==> run Z: inputs <==
Design cpu, start of the top module:
module cpu(clk, reset_n, read_m1, address1, data1, read_m2, write_m2, address2, data2_in, data2_out, num_inst, output_port, is_halted);
==> flow/config.mk <==
export PLATFORM = sky130hd
export DESIGN_NAME = cpu
export DESIGN_NICKNAME = cpu
export VERILOG_FILES = /design/flow/design.v
export SDC_FILE = /design/flow/constraint.sdc
export NUM_CORES = 4
export LEC_CHECK = 0
export CAP_MARGIN = 20
export CORE_MARGIN = 2
export CORE_UTILIZATION = 70
export CTS_CLUSTER_SIZE = 22
export SLEW_MARGIN = 20
==> flow/constraint.sdc <==
create_clock -name core_clock -period 5.24 [get_ports {clk}]
set_input_delay 1.0480 -clock core_clock [delete_from_list [all_inputs] [get_ports {clk}]]
set_output_delay 1.0480 -clock core_clock [all_outputs]
set_load 0.01 [all_outputs]
run.sh (not shown) runs the stock make flow with config.mk's settings and CLKGATE_MAP_FILE=.
==> inputs of run P, as changes to run Z <==
--- a/flow/config.mk
+++ b/flow/config.mk
@@ -7,6 +7,7 @@
 export LEC_CHECK = 0
 export CAP_MARGIN = 20
 export CORE_MARGIN = 2
-export CORE_UTILIZATION = 70
-export CTS_CLUSTER_SIZE = 22
+export CORE_UTILIZATION = 62
+export CTS_CLUSTER_SIZE = 97
+export SETUP_SLACK_MARGIN = 1.22
 export SLEW_MARGIN = 20
==> flow/constraint.sdc (replaced) <==
create_clock -name core_clock -period 5.56 [get_ports {clk}]
set_input_delay 1.1120 -clock core_clock [delete_from_list [all_inputs] [get_ports {clk}]]
set_output_delay 1.1120 -clock core_clock [all_outputs]
set_load 0.01 [all_outputs]
==> qor summary <==
| quantity | run P | run Z |
|---|---|---|
| Run status | failed layout checks | aborted with a tool error |
| Failing step | - | global routing |
| Reasons for failing layout checks | negative setup slack | - |
| Post-detailed-placement half-perimeter wirelength | 138600 µm | 144100 µm |
| Placeable Area | 0.1014 mm² | 0.08974 mm² |
| Placer Congestion | 1.030 | 1.023 |
| Placement-stage cell area | 0.06929 mm² | 0.06869 mm² |
| Number of buffers inserted by post-CTS setup repair | 25 | 69 |
| Area enclosed by the die boundary | 0.1044 mm² | 0.09264 mm² |
| Die outline width | 323.2 µm | 304.4 µm |
| Cells resized by post-CTS repair | 103 | 175 |
| Pre-placement core utilization | 62.25% | 70.38% |
| Number of CTS-inserted buffers | 141 | 136 |
| Count of placed standard cells including taps | 6831 | 6675 |
| Row cnt | 117 | 110 |
| Die height | 323.2 µm | 304.4 µm |
| Setup WS pre-CTS | -619.3 ps | -1184 ps |
| CTS Buffer Depth | 3 | 3 |


==> violet <==
cpu again, from the RTL that the note above started with.
// cpu
module cpu(clk, reset_n, read_m1, address1, data1, read_m2, write_m2, address2, data2_in, data2_out, num_inst, output_port, is_halted);
	input clk;
	input reset_n;
	output read_m1;
	output [16-1:0] address1;
	output read_m2;
	output write_m2;
	output [16-1:0] address2;
	input [16-1:0] data1;
	input [16-1:0] data2_in;
	output [16-1:0] data2_out;
	output [16-1:0] num_inst;
	output [16-1:0] output_port;
	output is_halted;
	datapath Datapath(
		.clk(clk),
		.reset_n(reset_n),
		.read_m1(read_m1),
		.address1(address1),
		.data1(data1),
		.read_m2(read_m2),
		.write_m2(write_m2),
		.address2(address2),
		.data2_in(data2_in),
		.data2_out(data2_out),
		.num_inst(num_inst),
		.output_port(output_port),
		.is_halted(is_halted)
	);
endmodule
export LEC_CHECK = 0
export CAP_MARGIN = 20
export CORE_MARGIN = 2
export CORE_UTILIZATION = 20
export SLEW_MARGIN = 20
create_clock -name core_clock -period 15.0 [get_ports {clk}]
==> pepper (differences from violet) <==
Settings changed: ABC_AREA from default to 0, CAP_MARGIN 20 to 30, CELL_PAD_IN_SITES_DETAIL_PLACEMENT from default to 1, CELL_PAD_IN_SITES_GLOBAL_PLACEMENT from default to 1, CORE_UTILIZATION 20 to 62, GPL_TIMING_DRIVEN from default to 0, PLACE_DENSITY from default to 0.89, SETUP_SLACK_MARGIN from default to -0.19, TNS_END_PERCENT from default to 20.
==> flow/constraint.sdc (replaced) <==
create_clock -name core_clock -period 5.42 [get_ports {clk}]
set_input_delay 1.0840 -clock core_clock [delete_from_list [all_inputs] [get_ports {clk}]]
set_output_delay 1.0840 -clock core_clock [all_outputs]
set_load 0.01 [all_outputs]
==> raven (differences from violet) <==
Settings changed: ABC_AREA from default to 1, CAP_MARGIN 20 to 5, CELL_PAD_IN_SITES_DETAIL_PLACEMENT from default to 1, CELL_PAD_IN_SITES_GLOBAL_PLACEMENT from default to 3, CORE_ASPECT_RATIO from default to 0.62, CORE_UTILIZATION 20 to 15, CTS_CLUSTER_DIAMETER from default to 162, GPL_TIMING_DRIVEN from default to 0, HOLD_SLACK_MARGIN from default to 0.06, SETUP_SLACK_MARGIN from default to 2.66, TNS_END_PERCENT from default to 25.
==> flow/constraint.sdc (replaced) <==
create_clock -name core_clock -period 10.0 [get_ports {clk}]
set_input_delay 2.0000 -clock core_clock [delete_from_list [all_inputs] [get_ports {clk}]]
set_output_delay 2.0000 -clock core_clock [all_outputs]
set_load 0.01 [all_outputs]
==> garnet (differences from violet) <==
Settings changed: CORE_UTILIZATION 20 to 66, CTS_CLUSTER_SIZE from default to 57, SETUP_SLACK_MARGIN from default to 1.37.
==> flow/constraint.sdc (replaced) <==
create_clock -name core_clock -period 4.99 [get_ports {clk}]
set_input_delay 0.9980 -clock core_clock [delete_from_list [all_inputs] [get_ports {clk}]]
set_output_delay 0.9980 -clock core_clock [all_outputs]
set_load 0.01 [all_outputs]
==> results <==
item	pepper	garnet	raven	violet
Worst-Margin Slew	-	1.14 ns	1.35 ns	1.09 ns
Status	did not finish	finished with violations	timing/DRC/antenna clean	timing/DRC/antenna clean
Failing step	global routing (5_1_grt)	-	-	-
Reasons for failing layout checks	-	negative setup slack	-	-
Final net count	-	5977	7890	5469
Post-CTS setup-driven buffer insertion count	129	20	3	0
Fraction of power consumed by sequential logic	-	0.498	0.451	0.501
Worst-case headroom to the max-slew limit	-	0.234	0.102	0.273
Met3 WL post-DR	-	26.9 mm	44.1 mm	18.2 mm
Footprint of the flip-flops and latches	-	36600 µm²	36500 µm²	36500 µm²
Sum of buffers and inverters on the critical path	-	6	4	3
Crit path launch type	-	flop	flop	input port
FF-to-FF Start	-	Datapath.pc_wb[1]$_SDFF_PN0_	Datapath.reg_src_wb[1]$_SDFF_PN0_	Datapath.reg_src_wb[0]$_SDFF_PN0_
PwrDens	-	327 nW/µm²	172 nW/µm²	112 nW/µm²
Synthesized area	63200 µm²	63200 µm²	64500 µm²	63200 µm²
Power drawn by the clock network	-	10700 µW	6120 µW	3620 µW
Clk ins delay skew pair	-	0.80 ns	0.89 ns	0.81 ns
Worst reg-to-reg setup slack	-	-1.25 ns	2.62 ns	4.72 ns
CTS tree	-	done	done	done
Critical path arrival	-	6.88 ns	3.15 ns	4.48 ns
Kind of path behind the tightest hold check	-	flop to flop	flop to flop	flop to flop


==> run C <==
cpu again, from the RTL that the note above started with.
make LEC_CHECK=0 ABC_AREA=1 CAP_MARGIN=30 CORE_ASPECT_RATIO=0.54 CORE_MARGIN=2 CORE_UTILIZATION=27 CTS_CLUSTER_SIZE=56 MAX_ROUTING_LAYER=met4 SETUP_SLACK_MARGIN=-0.12 SLEW_MARGIN=20 finish   # period 4.77 ns
==> inputs of run H, as changes to run C <==
==> flow/config.mk (replaced) <==
export PLATFORM = sky130hd
export DESIGN_NAME = cpu
export DESIGN_NICKNAME = cpu
export VERILOG_FILES = /design/flow/design.v
export SDC_FILE = /design/flow/constraint.sdc
export NUM_CORES = 4
export LEC_CHECK = 0
export CAP_MARGIN = 30
export CELL_PAD_IN_SITES_GLOBAL_PLACEMENT = 2
export CORE_MARGIN = 5
export CORE_UTILIZATION = 68
export CTS_CLUSTER_SIZE = 84
export GPL_TIMING_DRIVEN = 1
export MAX_ROUTING_LAYER = met5
export MIN_ROUTING_LAYER = met1
export PLACE_DENSITY_LB_ADDON = 0.24
export SETUP_SLACK_MARGIN = 2.72
export SLEW_MARGIN = 20
export TNS_END_PERCENT = 100
==> flow/constraint.sdc (replaced) <==
create_clock -name core_clock -period 12.6 [get_ports {clk}]
set_input_delay 2.5200 -clock core_clock [delete_from_list [all_inputs] [get_ports {clk}]]
set_output_delay 2.5200 -clock core_clock [all_outputs]
set_load 0.01 [all_outputs]
==> qor summary <==
metric	run C	run H
Die area	243000 um^2	99100 um^2
Top-area cell share	43.2%	44.1%
Multiplexer share of the synthesized area	0.109%	13.9%
Summed instance area of the synthesized netlist	64500 um^2	63200 um^2
Aoi/oai-family share of the synthesized area	14.5%	7.53%
Synth Seq Share	56.6%	57.9%
Std cell rows	131	111
Total cells reported by yosys after synthesis	7361	5295
Fraction of registers with async set or reset after synthesis	0%	0%
Run status	finished with violations	aborted with a tool error
Failing step	-	global placement without I/O (3_1_place_gp_skip_io)
Reasons for failing layout checks	setup timing	-
Adder Area Share	1.66%	1.73%
Starting Density	27.2%	68.7%
Count of yosys warnings during synthesis	12	12
Count of mapped cells out of synthesis	7361	5295
Basic-gate share of the synthesized area counting and, or, nand and nor cells	19.0%	13.4%
Most common cell in the synthesized netlist	sky130_fd_sc_hd__nor2_1	sky130_fd_sc_hd__edfxtp_1
Width of the chip	669 um	315 um
Distinct lib cells used	65	105
Synth Area in XOR/XNOR	0.896%	1.79%
Main flop type after synthesis	sky130_fd_sc_hd__edfxtp_1	sky130_fd_sc_hd__edfxtp_1
Syn nets	7479	5413
Vertical die dimension	363 um	315 um
Mean cell area of the mapped netlist	8.77 um^2	11.9 um^2
Standard cell core area	237000 um^2	91900 um^2
EDFF count, synth	928	928
Total cell area reported by yosys after synthesis	64500 um^2	63200 um^2


==> inputs of trial 1 <==
cpu again, from the RTL that the note above started with.
Settings: LEC_CHECK=0, ABC_AREA=0, CAP_MARGIN=10, CELL_PAD_IN_SITES_DETAIL_PLACEMENT=0, CORE_ASPECT_RATIO=0.63, CORE_MARGIN=2, CORE_UTILIZATION=72, CTS_CLUSTER_DIAMETER=201, CTS_CLUSTER_SIZE=44, MAX_ROUTING_LAYER=met5, PLACE_DENSITY=0.95, SETUP_SLACK_MARGIN=0.9, SLEW_MARGIN=35; clock period 5.5 ns.
==> trial 44 (differences from trial 1) <==
==> flow/config.mk (replaced) <==
export PLATFORM = sky130hd
export DESIGN_NAME = cpu
export DESIGN_NICKNAME = cpu
export VERILOG_FILES = /design/flow/design.v
export SDC_FILE = /design/flow/constraint.sdc
export NUM_CORES = 4
export LEC_CHECK = 0
export ABC_AREA = 1
export CAP_MARGIN = 5
export CELL_PAD_IN_SITES_DETAIL_PLACEMENT = 1
export CELL_PAD_IN_SITES_GLOBAL_PLACEMENT = 3
export CORE_ASPECT_RATIO = 0.62
export CORE_MARGIN = 2
export CORE_UTILIZATION = 15
export CTS_CLUSTER_DIAMETER = 162
export GPL_ROUTABILITY_DRIVEN = 0
export GPL_TIMING_DRIVEN = 1
export HOLD_SLACK_MARGIN = 0.16
export SETUP_SLACK_MARGIN = 2.66
export SLEW_MARGIN = 20
export TNS_END_PERCENT = 25
==> flow/constraint.sdc (replaced) <==
create_clock -name core_clock -period 10.0 [get_ports {clk}]
set_input_delay 2.0000 -clock core_clock [delete_from_list [all_inputs] [get_ports {clk}]]
set_output_delay 2.0000 -clock core_clock [all_outputs]
set_load 0.01 [all_outputs]
==> trial 15 (differences from trial 1) <==
==> flow/config.mk (replaced) <==
export PLATFORM = sky130hd
export DESIGN_NAME = cpu
export DESIGN_NICKNAME = cpu
export VERILOG_FILES = /design/flow/design.v
export SDC_FILE = /design/flow/constraint.sdc
export NUM_CORES = 4
export LEC_CHECK = 0
export ABC_AREA = 0
export CAP_MARGIN = 20
export CELL_PAD_IN_SITES_DETAIL_PLACEMENT = 0
export CORE_ASPECT_RATIO = 1.02
export CORE_MARGIN = 2
export CORE_UTILIZATION = 70
export CTS_CLUSTER_DIAMETER = 201
export CTS_CLUSTER_SIZE = 19
export MAX_ROUTING_LAYER = met5
export SETUP_SLACK_MARGIN = -0.43
export SLEW_MARGIN = 35
==> flow/constraint.sdc (replaced) <==
create_clock -name core_clock -period 4.95 [get_ports {clk}]
set_input_delay 0.9900 -clock core_clock [delete_from_list [all_inputs] [get_ports {clk}]]
set_output_delay 0.9900 -clock core_clock [all_outputs]
set_load 0.01 [all_outputs]
==> results <==
Against trial 15, the clock skew of trial 44 is higher by 23 ps.
Trial 1 died in global routing (5_1_grt) (GRT-0232). Trial 15 finished but failed the layout checks on negative setup slack. Trial 44 completed with no timing, DRC or antenna violations.
Final area: trial 44 is higher than trial 15 (about 6%).
Between trial 44 and trial 15, the lower final cell count is in trial 15 (gap 88%, measured against trial 15).
Of trial 44 and trial 1, trial 44 has the higher area after synthesis (gap 2.2%, measured against trial 1).
In flip-flop count, trial 44 and trial 15 do not differ.
In trial 44 the routed wire length is higher than in trial 15, by 44%.
Power is estimated from default activity; no workload was simulated.
